Setup of zinc:
==> flow/design.v (excerpt) <==
module QAM(clk, rst, en, Din, IFout);
input clk, rst, en;
input Din;
output reg signed [17:0] IFout;
wire [1:0] spc_out;
wire [1:0] sm_i;
wire [1:0] sm_q;
wire [1:0] lf_i;
wire [1:0] lf_q;
wire [1:0] usi_i;
wire [1:0] usi_q;
wire signed [17:0] srrc_i;
wire signed [17:0] srrc_q;
wire en0;
wire en1;
wire en2;
wire en3;
reg sm_ctrl;
reg [3:0] usi_ctrl;
reg [1:0] mix_cnt;
reg sync_i0, sync_i1, sync_q0, sync_q1;
reg ce2;
always @(posedge clk or posedge rst) begin
	if (rst) begin
	    ce2 <= 1'd0;
	end
	else begin
		ce2 <= ~ce2;
	end
end
assign en0 = en & ce2;
always @(posedge clk or posedge rst) begin
	if (rst) begin
	    sync_i0 <= 1'd0;
	    sync_q0 <= 1'd0; 
	end
	else begin
		sync_i0 <= sm_i[1];
		sync_q0 <= sm_q[1];
	end
end
always @(posedge clk or posedge rst) begin
	if (rst) begin
	    sync_i1 <= 1'd0;
	    sync_q1 <= 1'd0;
	end
	else begin
		sync_i1 <= sync_i0;
		sync_q1 <= sync_q0;
	end
end
always @(posedge clk or posedge rst) begin
	if (rst) begin
	    sm_ctrl <= 1'd0;
	end
	else if (ce2) begin
		sm_ctrl <= ~sm_ctrl;
	end
end
assign en1 = (sm_ctrl & ce2) ? 1'd1 : 1'd0;
always @(posedge clk or posedge rst) begin
	if (rst) begin
	    usi_ctrl <= 1'd0;
	end
	else if(en) begin
		if(usi_ctrl == 4'd8) usi_ctrl <= usi_ctrl;
		else usi_ctrl <= usi_ctrl + 4'd1;
	end
end
assign en2 = (usi_ctrl == 4'd8) ? 1'd1 : 1'd0;
assign en3 = 1'd1;
assign lf_i = {sync_i1, 1'd1};
assign lf_q = {sync_q1, 1'd1};
SPC u_SPC(.clk(clk),
	      .rst(rst),
	      .en(en0),
	      .Din(Din),
	      .OUT(spc_out)
	      );
SM u_SM(.clk(clk),
	    .rst(rst),
	    .en(en1),
	    .Din(spc_out),
	    .I(sm_i),
	    .Q(sm_q)
	    );
USI u_USI_i(.clk(clk),
	        .rst(rst),
	        .en(en2),
	        .lf_in(lf_i),
	        .hf_out(usi_i)
	        );
USI u_USI_q(.clk(clk),
	        .rst(rst),
	        .en(en2),
	        .lf_in(lf_q),
	        .hf_out(usi_q)
	        );
SRRC u_SRRC_i(.clk(clk),
	          .rst(rst),
	          .en(en3),
	          .Din(usi_i),
	          .Dout(srrc_i)
	          );
SRRC u_SRRC_q(.clk(clk),
	          .rst(rst),
	          .en(en3),
  ...
Size in the first run: about 6900 cells after synthesis, roughly 1200 flip-flops, about 22 I/O pins, ~72000 um2 of cells after synthesis.
export LEC_CHECK = 0
export CAP_MARGIN = 40
export CORE_MARGIN = 2
export CORE_UTILIZATION = 70
export CTS_CLUSTER_SIZE = 70
export SETUP_SLACK_MARGIN = 1.08
export SLEW_MARGIN = 20
create_clock -name core_clock -period 3.72 [get_ports {clk}]
run.sh (not shown) runs the stock make flow with config.mk's settings and CLKGATE_MAP_FILE=.
Finished, but not clean: zinc, with negative setup slack.
The following lists how cedar was set up differently from zinc:
- CTS_CLUSTER_SIZE removed (was 70)
- SETUP_SLACK_MARGIN removed (was 1.08)
- TNS_END_PERCENT newly set to 5
- CAP_MARGIN changed from 40 to 20
- CTS_CLUSTER_DIAMETER newly set to 29
- CORE_UTILIZATION changed from 70 to 64
- the clock period (ns, I/O delays scaled along) changed from 3.72 to 2.97
### Flow results
- Taking zinc as the reference point, the worst setup slack of cedar falls by 0.61 ns.
- In the flow results for cedar and zinc, the sequential share of layout area is smaller on cedar.
- Per the comparison of cedar with zinc, clock-buffer cell count increased by 95% relative to the old numbers; worst hold slack increased by 0.069 ns relative to the old numbers.
- From the logs: cedar reached the end of the flow and failed the layout checks with negative setup slack.
Input-level comparison between quartz and cedar:
- setting PLACE_DENSITY_LB_ADDON to 0.24 for the first time
- setting CTS_CLUSTER_SIZE to 14 for the first time
- changing CORE_UTILIZATION from 64 to 72
- setting ABC_AREA to 1 for the first time
- removing CTS_CLUSTER_DIAMETER (formerly 29)
- changing the clock period (ns, I/O delays scaled along) from 2.97 to 2.88
--- outcome ---
As for a clean layout from quartz and cedar, there is none.
quartz did not finish; a tool error ended it in 5_1_grt.
Synthesized cell count delta for quartz relative to cedar: 1188 higher
quartz: number of cell instances after yosys synthesis higher than cedar
On quartz: area fraction in full adders, half adders and majority gates is 0.48 points lower than what cedar gave.
The inputs of pepper differ from those of quartz as listed below.
- removing ABC_AREA (formerly 1)
- changing CORE_UTILIZATION from 72 to 40
- removing PLACE_DENSITY_LB_ADDON (formerly 0.24)
- removing CTS_CLUSTER_SIZE (formerly 14)
- removing TNS_END_PERCENT (formerly 5)
- changing the clock period (ns, I/O delays scaled along) from 2.88 to 5.0
- Every stage of the flow completed for pepper, and the final layout passed the timing, design-rule and antenna checks.
- Looking at area fraction in mux cells across quartz and pepper, the one that comes out higher is pepper.
- Mean instance size in the synthesized netlist: pepper vs quartz up 14%
- Between quartz and pepper, the horizontal die size is higher for pepper.
- [diff] cell area after synthesis, pepper relative to quartz: improvement
- Against quartz as the reference, pepper delivers a lower starting utilization of the core area.
- In the tables for quartz and pepper, post-detailed-placement cell area reads lower with pepper.


QAM again, from the RTL that the note above started with.
Design QAM, start of the top module:
module QAM(clk, rst, en, Din, IFout);
input clk, rst, en;
input Din;
output reg signed [17:0] IFout;
wire [1:0] spc_out;
wire [1:0] sm_i;
wire [1:0] sm_q;
wire [1:0] lf_i;
wire [1:0] lf_q;
wire [1:0] usi_i;
wire [1:0] usi_q;
wire signed [17:0] srrc_i;
wire signed [17:0] srrc_q;
wire en0;
wire en1;
wire en2;
wire en3;
reg sm_ctrl;
reg [3:0] usi_ctrl;
reg [1:0] mix_cnt;
reg sync_i0, sync_i1, sync_q0, sync_q1;
reg ce2;
always @(posedge clk or posedge rst) begin
	if (rst) begin
	    ce2 <= 1'd0;
	end
	else begin
		ce2 <= ~ce2;
	end
end
assign en0 = en & ce2;
always @(posedge clk or posedge rst) begin
	if (rst) begin
	    sync_i0 <= 1'd0;
	    sync_q0 <= 1'd0; 
	end
	else begin
		sync_i0 <= sm_i[1];
		sync_q0 <= sm_q[1];
	end
end
always @(posedge clk or posedge rst) begin
	if (rst) begin
	    sync_i1 <= 1'd0;
	    sync_q1 <= 1'd0;
	end
	else begin
		sync_i1 <= sync_i0;
		sync_q1 <= sync_q0;
	end
end
always @(posedge clk or posedge rst) begin
	if (rst) begin
	    sm_ctrl <= 1'd0;
	end
	else if (ce2) begin
		sm_ctrl <= ~sm_ctrl;
	end
end
assign en1 = (sm_ctrl & ce2) ? 1'd1 : 1'd0;
always @(posedge clk or posedge rst) begin
	if (rst) begin
	    usi_ctrl <= 1'd0;
	end
	else if(en) begin
		if(usi_ctrl == 4'd8) usi_ctrl <= usi_ctrl;
		else usi_ctrl <= usi_ctrl + 4'd1;
	end
end
assign en2 = (usi_ctrl == 4'd8) ? 1'd1 : 1'd0;
assign en3 = 1'd1;
assign lf_i = {sync_i1, 1'd1};
assign lf_q = {sync_q1, 1'd1};
SPC u_SPC(.clk(clk),
	      .rst(rst),
	      .en(en0),
	      .Din(Din),
	      .OUT(spc_out)
	      );
SM u_SM(.clk(clk),
	    .rst(rst),
	    .en(en1),
	    .Din(spc_out),
	    .I(sm_i),
	    .Q(sm_q)
	    );
USI u_USI_i(.clk(clk),
	        .rst(rst),
	        .en(en2),
	        .lf_in(lf_i),
	        .hf_out(usi_i)
	        );
USI u_USI_q(.clk(clk),
	        .rst(rst),
	        .en(en2),
	        .lf_in(lf_q),
	        .hf_out(usi_q)
	        );
SRRC u_SRRC_i(.clk(clk),
	          .rst(rst),
	          .en(en3),
	          .Din(usi_i),
	          .Dout(srrc_i)
	          );
SRRC u_SRRC_q(.clk(clk),
	          .rst(rst),
	          .en(en3),
	          .Din(usi_q),
	          .Dout(srrc_q)
	          );
  ...
Settings: LEC_CHECK=0, ABC_AREA=1, CAP_MARGIN=20, CORE_MARGIN=2, CORE_UTILIZATION=72, CTS_CLUSTER_DIAMETER=400, CTS_CLUSTER_SIZE=96, SETUP_SLACK_MARGIN=-0.09, SLEW_MARGIN=20, TNS_END_PERCENT=10; clock period 2.59 ns.
The starting point aborted during global routing (5_1_grt).
Next try:
ABC_AREA = default   (was 1)
CORE_UTILIZATION = 64   (was 72)
CTS_CLUSTER_DIAMETER = default   (was 400)
CTS_CLUSTER_SIZE = default   (was 96)
SETUP_SLACK_MARGIN = default   (was -0.09)
TNS_END_PERCENT = default   (was 10)
clock period = 3.55 ns   (was 2.59 ns; I/O delays follow)
With this change the flow completed and failed the layout checks on setup timing.
Synthesized area falls by 2.4%.
Synthesized cell count decreases by about 15%.
Die size grows by about 10%.
Next try:
CORE_UTILIZATION = 40   (was 64)
SETUP_SLACK_MARGIN = 1.19   (was default)
clock period = 4.66 ns   (was 3.55 ns; I/O delays follow)
Effect: Now the flow finished clean. Cell count is higher by a little under a tenth. Via count shrinks slightly. Clock-buffer cell count goes down by 10. Non-clock buffer count came out lower by 184. Wire length goes up by a few percent. Worst setup slack gains 1.1 ns. Area after synthesis stays the same. Utilization decreases by 27 points. Worst hold slack stays flat.
Next try:
ABC_AREA = 1   (was default)
CORE_UTILIZATION = 72   (was 40)
CTS_CLUSTER_DIAMETER = 90   (was default)
CTS_CLUSTER_SIZE = 94   (was default)
SETUP_SLACK_MARGIN = default   (was 1.19)
clock period = 2.35 ns   (was 4.66 ns; I/O delays follow)
Effect: With this change the flow ended with an error in global routing (5_1_grt); die size went down by 43%; area after synthesis grows by 2.5%; synthesized cell count came out higher by 17%.
Next try:
ABC_AREA = default   (was 1)
CORE_UTILIZATION = 40   (was 72)
CTS_CLUSTER_DIAMETER = default   (was 90)
CTS_CLUSTER_SIZE = default   (was 94)
clock period = 4.66 ns   (was 2.35 ns; I/O delays follow)
What happened: With this change the flow passed the timing, design-rule and antenna checks; synthesized area is lower by about 2.4%; die area is higher by about 75%; synthesized cell count drops by 15%.
Next try:
CTS_CLUSTER_DIAMETER = 170   (was default)
GPL_TIMING_DRIVEN = 0   (was default)
clock period = 5.0 ns   (was 4.66 ns; I/O delays follow)
Result: Setup slack is worse by 0.24 ns; register-to-register slack is worse by 0.24 ns; routed wire length came out higher by about 3%; synthesized cell count stays the same; via count is about the same; non-clock buffer count goes up by 16; global-route usage rises by 0.56 points.
